==> v34: inputs <==
// microprocessor
module microprocessor #(parameter N = 8, ROM_addressBits = 6, RF_addressBits = 3) (
  input  logic                           clk             ,
  input  logic                           rst_n           ,
  input  logic [ 3+2*(RF_addressBits):0] ROM_data        ,
  input  logic [                  N-1:0] SRAM_data       ,
  output logic                           overflowPC      ,
  output logic                           ROM_readEnable  ,
  output logic                           SRAM_readEnable ,
  output logic                           SRAM_writeEnable,
  output logic [    ROM_addressBits-1:0] ROM_address     ,
  output logic [(2**RF_addressBits)-1:0] SRAM_address    ,
  output logic [                  N-1:0] SRAM_data_in
);
  logic RF_selectDestA, RF_selectDestB, RF_writeEnable;
  logic [1:0] RF_selectSource;
  logic [RF_addressBits-1:0] RF_writeAddress, RF_readAddressA, RF_readAddressB;
  logic [N-1:0] RF_AluRes, RF_Im, RF_destAluA, RF_destAluB;
  RF #(.N(N), .addressBits(RF_addressBits)) rf (
    clk,
    rst_n,
    RF_selectDestA,
    RF_selectDestB,
    RF_selectSource,
    RF_writeAddress,
    RF_writeEnable,
    RF_readAddressA,
    RF_readAddressB,
    RF_AluRes, SRAM_data, RF_Im,
    RF_destAluA, SRAM_data_in, RF_destAluB, SRAM_address);
  logic ALU_rst, ALU_en;
  logic [2:0] ALU_OP, ALU_ONZ;
  ALU #(N) alu (
    clk,
    rst_n,
    ALU_rst,
    ALU_en,
    ALU_OP,
    RF_destAluA,
    RF_destAluB,
    ALU_ONZ,
    RF_AluRes
  );
  ...
export LEC_CHECK = 0
export ABC_AREA = 0
export CAP_MARGIN = 20
export CELL_PAD_IN_SITES_DETAIL_PLACEMENT = 0
export CORE_MARGIN = 2
export CORE_UTILIZATION = 71
export CTS_CLUSTER_DIAMETER = 207
export CTS_CLUSTER_SIZE = 42
export SETUP_SLACK_MARGIN = 0.6
export SLEW_MARGIN = 20
create_clock -name core_clock -period 6.34 [get_ports {clk}]
run.sh (not shown) runs the stock make flow with config.mk's settings and CLKGATE_MAP_FILE=.
==> inputs of v11, as changes to v34 <==
==> flow/config.mk (replaced) <==
export PLATFORM = sky130hd
export DESIGN_NAME = microprocessor
export DESIGN_NICKNAME = microprocessor
export VERILOG_FILES = /design/flow/design.v
export SDC_FILE = /design/flow/constraint.sdc
export NUM_CORES = 4
export LEC_CHECK = 0
export CAP_MARGIN = 20
export CORE_MARGIN = 2
export CORE_UTILIZATION = 9
export SLEW_MARGIN = 20
==> flow/constraint.sdc (replaced) <==
create_clock -name core_clock -period 6.16 [get_ports {clk}]
set_input_delay 1.2320 -clock core_clock [delete_from_list [all_inputs] [get_ports {clk}]]
set_output_delay 1.2320 -clock core_clock [all_outputs]
set_load 0.01 [all_outputs]
==> notes <==
Sequential cell count is the same in v34 and v11. Against v34, the sequential share of layout area of v11 is lower by 3.5 points. Of v11 and v34, v11 has the higher count of clock-buffer cells in the layout (gap 3). In v11 the total power is higher than in v34, by about 3.2%. Against v11, the sequential power of v34 is lower by 2.8%. In v11 the global-route usage is lower than in v34, by 37 points. Between v11 and v34, the lower register-to-register slack is in v34 (gap 0.32 ns). In combinational power, v34 and v11 hardly differ.

==> inputs of 08-09 <==
==> flow/design.v <==
parameter ADD     = 4'b0000;
parameter SUB     = 4'b0001;
parameter AND     = 4'b0010;
parameter OR      = 4'b0011;
parameter XOR     = 4'b0100;
parameter NOT     = 4'b0101;
parameter MOV     = 4'b0110;
parameter NOP     = 4'b0111;
parameter LOAD    = 4'b1000;
parameter STORE   = 4'b1001;
parameter LOAD_IM = 4'b1010;
parameter BRN_Z   = 4'b1011;
parameter BRN_N   = 4'b1100;
parameter BRN_O   = 4'b1101;
parameter BRN     = 4'b1110;
module ALU  #(parameter N = 8) (
    input logic clk, arstn, rst, en,
    input logic [2:0] OP, 
    input logic signed [N-1:0] A, 
    input logic signed [N-1:0] B, 
    output logic  [2:0] ONZ,
    output logic signed [N-1:0] Result 
);
logic [2:0] temp_ONZ;
logic signed [N-1:0] temp_result;
always_comb begin
    logic Overflow;
    Overflow = 1'b0;
    case (OP)
        3'b000: begin  
            {Overflow, temp_result} = A + B;
            temp_ONZ[2] = Overflow ^ temp_result[N-1];
            temp_ONZ[1] = temp_result[N-1];
            temp_ONZ[0] = &(~temp_result);
        end
        3'b001: begin  
            {Overflow, temp_result} = A - B;
            temp_ONZ[2] = Overflow ^ temp_result[N-1];
            temp_ONZ[1] = temp_result[N-1];
            temp_ONZ[0] = &(~temp_result);
        end
        3'b010: begin  
            temp_result = A & B;
            temp_ONZ[2] = 0;
            temp_ONZ[1] = temp_result[N-1];
            temp_ONZ[0] = &(~temp_result);
        end
        3'b011: begin  
            temp_result = A | B;
            temp_ONZ[2] = 0;
            temp_ONZ[1] = temp_result[N-1];
            temp_ONZ[0] = &(~temp_result);
        end
        3'b100 : begin  
            temp_result = A ^ B;
            temp_ONZ[2] = 0;
            temp_ONZ[1] = temp_result[N-1];
            temp_ONZ[0] = &(~temp_result);
            end
        3'b101 : begin  
            {Overflow, temp_result} = A + 1;
            temp_ONZ[2] = Overflow ^ temp_result[N-1];
            temp_ONZ[1] = temp_result[N-1];
            temp_ONZ[0] = &(~temp_result);
            end
        3'b110 : begin  
            temp_result = A;
            temp_ONZ[2] = 0;
            temp_ONZ[1] = temp_result[N-1];
            temp_ONZ[0] = &(~temp_result);      
            end
        3'b111 : begin  
            temp_result = B;
            temp_ONZ[2] = 0;
            temp_ONZ[1] = temp_result[N-1];
            temp_ONZ[0] = &(~temp_result);
            end
        default: begin
            temp_ONZ = 3'h0;
            temp_result = 0;
        end
    endcase
end
always_ff @(posedge clk or negedge arstn) begin
    if (!arstn) begin
        Result <= 0;
    end
    else begin
        Result <= temp_result;
    end
end
always_ff @(posedge clk or negedge arstn) begin
    if (!arstn) begin
        ONZ <= 0;
    end 
    else if (rst) begin
        ONZ <= 0;
    end 
    else if (en) begin
        ONZ <= temp_ONZ;
    end
end
endmodule
module RF  #(parameter N = 8, parameter addressBits = 2) ( 
    input logic clk,
    input logic rst_n,
    input logic selectDestinationA,
    input logic selectDestinationB,
    input logic [1:0] selectSource,
    input logic [addressBits-1:0] writeAddress,
    input logic write_en,
    input logic [addressBits-1:0] readAddressA,
    input logic [addressBits-1:0] readAddressB,
    input logic [N-1:0] A, 
    input logic [N-1:0] B, 
    input logic [N-1:0] C, 
    output logic [N-1:0] destination1A,
    output logic [N-1:0] destination2A,
    output logic [N-1:0] destination1B,
    output logic [N-1:0] destination2B
);
    logic [N-1:0] mem [(2**addressBits)-1:0];
    logic [N-1:0] sourceData;
    logic [N-1:0] readA, readB;
    always_ff @(posedge clk, negedge rst_n) begin
        if(!rst_n) begin
            for(int i = 0; i < 2**addressBits; i++) begin
                if (i == 1) begin
                    mem[i] <= -1;
                end else begin
                    mem[i] <= 0;
                end
            end
        end else begin
            for(int i = 0; i < 2**addressBits; i++) begin
                if(write_en && writeAddress == i) begin
                    mem[i] <= sourceData;
                end
            end
        end
    end
    always_comb begin
        case (selectSource)
            2'b00: sourceData = A;
            2'b01: sourceData = B;
            2'b10: sourceData = C;
            default: sourceData = 0;
        endcase
        readA = 0;
        readB = 0;
        for(int i = 0; i < 2**addressBits; i++) begin
            if(readAddressA == i) begin
                readA = mem[i];
            end
            if(readAddressB == i) begin
                readB = mem[i];
            end
        end
        if(selectDestinationA) begin
            destination1A = 0;
            destination2A = readA;
        end else begin
            destination1A = readA;
            destination2A = 0;
        end
        if(selectDestinationB) begin
            destination1B = 0;
            destination2B = readB;
        end else begin
            destination1B = readB;
            destination2B = 0;
        end
    end
endmodule
module FSM #(
  parameter M = 4,  
  parameter N = 4,  
  parameter P = 6   
) (
  input  logic clk,
  input  logic rst_n,
  output logic ov_warning,
  output logic [  1:0] select_source,
  output logic [M-1:0] write_address,
  output logic             write_en,
  output logic [M-1:0] read_address_A, read_address_B,
  output logic select_destination_A, select_destination_B,
  output logic [N-1:0] immediate_value,
  output logic [2:0] OP,
  output logic       s_rst,
  input  logic [2:0] ONZ,
  output logic enable,
  input  logic [4+2*M-1:0] instruction_in,
  output logic              en_read_instr,
  output logic [P-1:0] read_address_instr,
  output logic SRAM_readEnable,
  output logic SRAM_writeEnable
);
parameter ADD     = 4'b0000;
parameter SUB     = 4'b0001;
parameter AND     = 4'b0010;
parameter OR      = 4'b0011;
parameter XOR     = 4'b0100;
parameter NOT     = 4'b0101;
parameter MOV     = 4'b0110;
parameter NOP     = 4'b0111;
parameter LOAD    = 4'b1000;
parameter STORE   = 4'b1001;
parameter LOAD_IM = 4'b1010;
parameter BRN_Z   = 4'b1011;
parameter BRN_N   = 4'b1100;
parameter BRN_O   = 4'b1101;
parameter BRN     = 4'b1110;
enum logic [1:0] { idle = 2'b11, fetch = 2'b00, decode = 2'b01, execute= 2'b10} state, next;
logic [  P-1:0] PC     ;
logic [  P-1:0] PC_next;
logic           ov     ;
logic           ov_reg ;
logic [2*M-1:0] offset ;
logic [3:0]       instruction_code;
logic [M-1:0]     ra, rb;
logic [2:0]       ONZ_next, ONZ_reg;
logic [4+2*M-1:0] instruction_next, instruction_reg;
assign ov_warning = ov_reg;
always @(posedge clk, negedge rst_n) begin
  if (!rst_n) begin
    state <= idle;
  end else begin
    state <= next;
  end
end
always_comb begin
  case (state)
    idle:    next = ov_reg ? idle : fetch;
    fetch:   next = decode;
    decode:  next = execute;
    execute: next = ov ? idle : fetch;
    default: next = idle;
  endcase
end
always_comb begin
  instruction_code     = 0;
  read_address_instr   = PC;
  en_read_instr        = 0;
  enable               = 0;
  read_address_A       = 0;
  read_address_B       = 0;
  OP                   = 0;
  select_destination_A = 0;
  select_destination_B = 0;
  SRAM_readEnable      = 0;
  SRAM_writeEnable     = 0;
  select_source        = 0;
  immediate_value      = 0;
  write_address        = 0;
  write_en             = 0;
  s_rst                = 0;
  PC_next              = PC;
  ONZ_next             = 0;
  ov                   = ov_reg;
  offset               = 1;
  ra                   = 0;
  rb                   = 0;
  instruction_next     = instruction_reg;
  case (state)
    idle: begin
      select_source        = 2'b00;
      write_address        = 0;
      write_en             = 1'b0;
      read_address_A       = 0;    
      read_address_B       = 0;
      select_destination_A = 1'b0;
      select_destination_B = 1'b0;
      immediate_value      = 0;
      OP                   = 3'b000;
      s_rst                = 1'b0;
      enable               = 1'b0;
      en_read_instr        = 1'b0;
      read_address_instr   = PC;
      offset               = 1;
      SRAM_readEnable      = 1'b0;
      SRAM_writeEnable     = 1'b0;
    end
    fetch: begin
      select_source        = 2'b00;
      write_address        = 0;
      write_en             = 1'b0;
      read_address_A       = 0;    
      read_address_B       = 0;
      select_destination_A = 1'b0;
      select_destination_B = 1'b0;
      immediate_value      = 0;
      OP                   = 3'b000;
      s_rst                = 1'b0;
      enable               = 1'b0;
      en_read_instr        = 1'b1;
      read_address_instr   = PC;
    end
    decode: begin 
      ONZ_next         = ONZ;
      instruction_next = instruction_in;
      instruction_code = instruction_in[4+2*M-1:2*M];
      ra               = instruction_in[2*M-1 : M];
      rb               = instruction_in[M-1:0];
      case (instruction_code)
        ADD, SUB, AND, OR, XOR     : begin
          read_address_A       = ra;    
          read_address_B       = rb;
          OP                   = instruction_code[2:0];
          enable               = 1'b1;
        end
        NOT     : begin
          read_address_A       = 1;    
          read_address_B       = rb;
          OP                   = 3'b100;
          enable               = 1'b1;
        end
        MOV     : begin
          read_address_A       = ra;    
          read_address_B       = rb;
          OP                   = 3'b111;
          enable               = 1'b1;
        end
        NOP     : begin
        end
        LOAD    : begin
          read_address_A       = ra;    
          read_address_B       = rb;
          select_destination_A = 1'b1;
          select_destination_B = 1'b1;
          SRAM_readEnable      = 1'b1;
        end
        STORE   : begin
          read_address_A       = rb;    
          read_address_B       = ra;
          select_destination_A = 1'b1;
          select_destination_B = 1'b1;
          SRAM_writeEnable     = 1'b1;
        end
        LOAD_IM : begin
          select_source        = 2'b10;
          write_address        = ra;
          write_en             = 1'b1;
          immediate_value      = $signed(rb);
        end
        BRN_Z, BRN_N, BRN_O, BRN : begin
          s_rst                = 1'b1;
        end
      endcase
    end
    execute: begin
      instruction_code = instruction_reg[4+2*M-1:2*M];
      ra               = instruction_reg[2*M-1 : M];
      rb               = instruction_reg[M-1:0];
      case (instruction_code)
        ADD, SUB, AND, OR, XOR, NOT, MOV: begin
          select_source        = 2'b00;
          write_address        = ra;
          write_en             = 1'b1;
          enable               = 1'b0;
          {ov,PC_next}         = PC+1;          
        end
        NOP     : begin
          {ov,PC_next}         = PC+1; 
        end
        LOAD    : begin
          select_source        = 2'b01;
          write_address        = ra;
          write_en             = 1'b1;
          {ov,PC_next}         = PC+1;
        end
        STORE   : begin
          {ov,PC_next}         = PC+1;
        end
        LOAD_IM : begin
          {ov,PC_next}         = PC+1;
        end
        BRN_Z   : begin
          s_rst = 0;
          if(ONZ_reg[0] == 1) 
            offset  = {ra, rb};
          else 
            offset = 1;
          if (offset[2*M-1]==1) begin
            {ov,PC_next} = PC - offset[2*M-2:0];
          end else begin
            {ov,PC_next} = PC + offset[2*M-2:0];
          end
        end
        BRN_N : begin
          s_rst = 0;
          if(ONZ_reg[1] == 1) 
            offset  = {ra, rb};
          else 
            offset = 1;
          if (offset[2*M-1]==1) begin
            {ov,PC_next} = PC - offset[2*M-2:0];
          end else begin
            {ov,PC_next} = PC + offset[2*M-2:0];
          end
        end
        BRN_O   : begin
          s_rst = 0;
          if(ONZ_reg[2] == 1) 
            offset  = {ra, rb};
          else 
            offset = 1;
          if (offset[2*M-1]==1) begin
            {ov,PC_next} = PC - offset[2*M-2:0];
          end else begin
            {ov,PC_next} = PC + offset[2*M-2:0];
          end
        end
        BRN     : begin
          s_rst  = 0;
          offset = {ra, rb};
          if (offset[2*M-1]==1) begin
            {ov,PC_next} = PC - offset[2*M-2:0];
          end else begin
            {ov,PC_next} = PC + offset[2*M-2:0];
          end
        end
      endcase
    end
  endcase
end
always_ff @(posedge clk, negedge rst_n) begin
  if (!rst_n) begin
    instruction_reg <= 0;
    ONZ_reg         <= 0;
    ov_reg          <= 0;
    PC              <= 0;
  end else begin
    instruction_reg <= instruction_next;
    ONZ_reg         <= ONZ_next;
    ov_reg          <= ov;
    PC              <= PC_next;
  end
end
endmodule
module microprocessor #(parameter N = 8, ROM_addressBits = 6, RF_addressBits = 3) (
  input  logic                           clk             ,
  input  logic                           rst_n           ,
  input  logic [ 3+2*(RF_addressBits):0] ROM_data        ,
  input  logic [                  N-1:0] SRAM_data       ,
  output logic                           overflowPC      ,
  output logic                           ROM_readEnable  ,
  output logic                           SRAM_readEnable ,
  output logic                           SRAM_writeEnable,
  output logic [    ROM_addressBits-1:0] ROM_address     ,
  output logic [(2**RF_addressBits)-1:0] SRAM_address    ,
  output logic [                  N-1:0] SRAM_data_in
);
  logic RF_selectDestA, RF_selectDestB, RF_writeEnable;
  logic [1:0] RF_selectSource;
  logic [RF_addressBits-1:0] RF_writeAddress, RF_readAddressA, RF_readAddressB;
  logic [N-1:0] RF_AluRes, RF_Im, RF_destAluA, RF_destAluB;
  RF #(.N(N), .addressBits(RF_addressBits)) rf (
    clk,
    rst_n,
    RF_selectDestA,
    RF_selectDestB,
    RF_selectSource,
    RF_writeAddress,
    RF_writeEnable,
    RF_readAddressA,
    RF_readAddressB,
    RF_AluRes, SRAM_data, RF_Im,
    RF_destAluA, SRAM_data_in, RF_destAluB, SRAM_address);
  logic ALU_rst, ALU_en;
  logic [2:0] ALU_OP, ALU_ONZ;
  ALU #(N) alu (
    clk,
    rst_n,
    ALU_rst,
    ALU_en,
    ALU_OP,
    RF_destAluA,
    RF_destAluB,
    ALU_ONZ,
    RF_AluRes
  );
  FSM #(.N(N), .M(RF_addressBits), .P(ROM_addressBits)) fsm (
    clk,
    rst_n,
    overflowPC,
    RF_selectSource,
    RF_writeAddress,
    RF_writeEnable,
    RF_readAddressA,
    RF_readAddressB,
    RF_selectDestA,
    RF_selectDestB,
    RF_Im,
    ALU_OP,
    ALU_rst,
    ALU_ONZ,
    ALU_en,
    ROM_data,
    ROM_readEnable,
    ROM_address,
    SRAM_readEnable,
    SRAM_writeEnable
  );
endmodule
==> flow/run.sh <==
#!/bin/bash
# the make line also repeats each setting of config.mk as NAME=value (left out here)
make -C /OpenROAD-flow-scripts/flow DESIGN_CONFIG=/design/flow/config.mk WORK_HOME=/design/flow/orfs CLKGATE_MAP_FILE= finish
==> flow/config.mk <==
export PLATFORM = sky130hd
export DESIGN_NAME = microprocessor
export DESIGN_NICKNAME = microprocessor
export VERILOG_FILES = /design/flow/design.v
export SDC_FILE = /design/flow/constraint.sdc
export NUM_CORES = 4
export LEC_CHECK = 0
export CAP_MARGIN = 35
export CELL_PAD_IN_SITES_DETAIL_PLACEMENT = 1
export CORE_MARGIN = 2
export CORE_UTILIZATION = 40
export CTS_CLUSTER_DIAMETER = 391
export SLEW_MARGIN = 20
==> flow/constraint.sdc <==
create_clock -name core_clock -period 6.0 [get_ports {clk}]
set_input_delay 1.2000 -clock core_clock [delete_from_list [all_inputs] [get_ports {clk}]]
set_output_delay 1.2000 -clock core_clock [all_outputs]
set_load 0.01 [all_outputs]
==> inputs of 04-01, as changes to 08-09 <==
==> flow/config.mk (replaced) <==
export PLATFORM = sky130hd
export DESIGN_NAME = microprocessor
export DESIGN_NICKNAME = microprocessor
export VERILOG_FILES = /design/flow/design.v
export SDC_FILE = /design/flow/constraint.sdc
export NUM_CORES = 4
export LEC_CHECK = 0
export CAP_MARGIN = 20
export CELL_PAD_IN_SITES_DETAIL_PLACEMENT = 1
export CORE_MARGIN = 8
export CORE_UTILIZATION = 40
export CTS_CLUSTER_DIAMETER = 372
export CTS_CLUSTER_SIZE = 94
export HOLD_SLACK_MARGIN = -0.09
export PLACE_DENSITY_LB_ADDON = 0.01
export SLEW_MARGIN = 20
export TNS_END_PERCENT = 15
==> inputs of 10-10, as changes to 08-09 <==
==> flow/config.mk (replaced) <==
export PLATFORM = sky130hd
export DESIGN_NAME = microprocessor
export DESIGN_NICKNAME = microprocessor
export VERILOG_FILES = /design/flow/design.v
export SDC_FILE = /design/flow/constraint.sdc
export NUM_CORES = 4
export LEC_CHECK = 0
export ABC_AREA = 1
export CAP_MARGIN = 20
export CORE_MARGIN = 2
export CORE_UTILIZATION = 72
export CTS_CLUSTER_DIAMETER = 234
export CTS_CLUSTER_SIZE = 99
export SLEW_MARGIN = 20
==> flow/constraint.sdc (replaced) <==
create_clock -name core_clock -period 4.88 [get_ports {clk}]
set_input_delay 0.9760 -clock core_clock [delete_from_list [all_inputs] [get_ports {clk}]]
set_output_delay 0.9760 -clock core_clock [all_outputs]
set_load 0.01 [all_outputs]
==> inputs of 12-05, as changes to 08-09 <==
--- a/flow/config.mk
+++ b/flow/config.mk
@@ -6,8 +6,10 @@
 export NUM_CORES = 4
 export LEC_CHECK = 0
 export CAP_MARGIN = 35
-export CELL_PAD_IN_SITES_DETAIL_PLACEMENT = 1
+export CELL_PAD_IN_SITES_DETAIL_PLACEMENT = 2
 export CORE_MARGIN = 2
 export CORE_UTILIZATION = 40
 export CTS_CLUSTER_DIAMETER = 391
+export HOLD_SLACK_MARGIN = 0.24
+export SETUP_SLACK_MARGIN = 0.8
 export SLEW_MARGIN = 20
==> results <==
12-05 completed and failed the layout checks on setup timing. 10-10 went through all stages and came out clean. 04-01 produced a clean layout. 08-09 passed the timing, DRC and antenna checks. Against 10-10, the combinational power of 08-09 is smaller by 34%. In sequential cell count, 08-09 and 04-01 do not differ. Synthesized cell count is the same in 04-01 and 08-09. The highest sequential share of layout area belongs to 04-01, the lowest to 12-05. In area after synthesis, 08-09 and 04-01 do not differ.
No activity file was given, so power comes from the tool's default toggle rates.
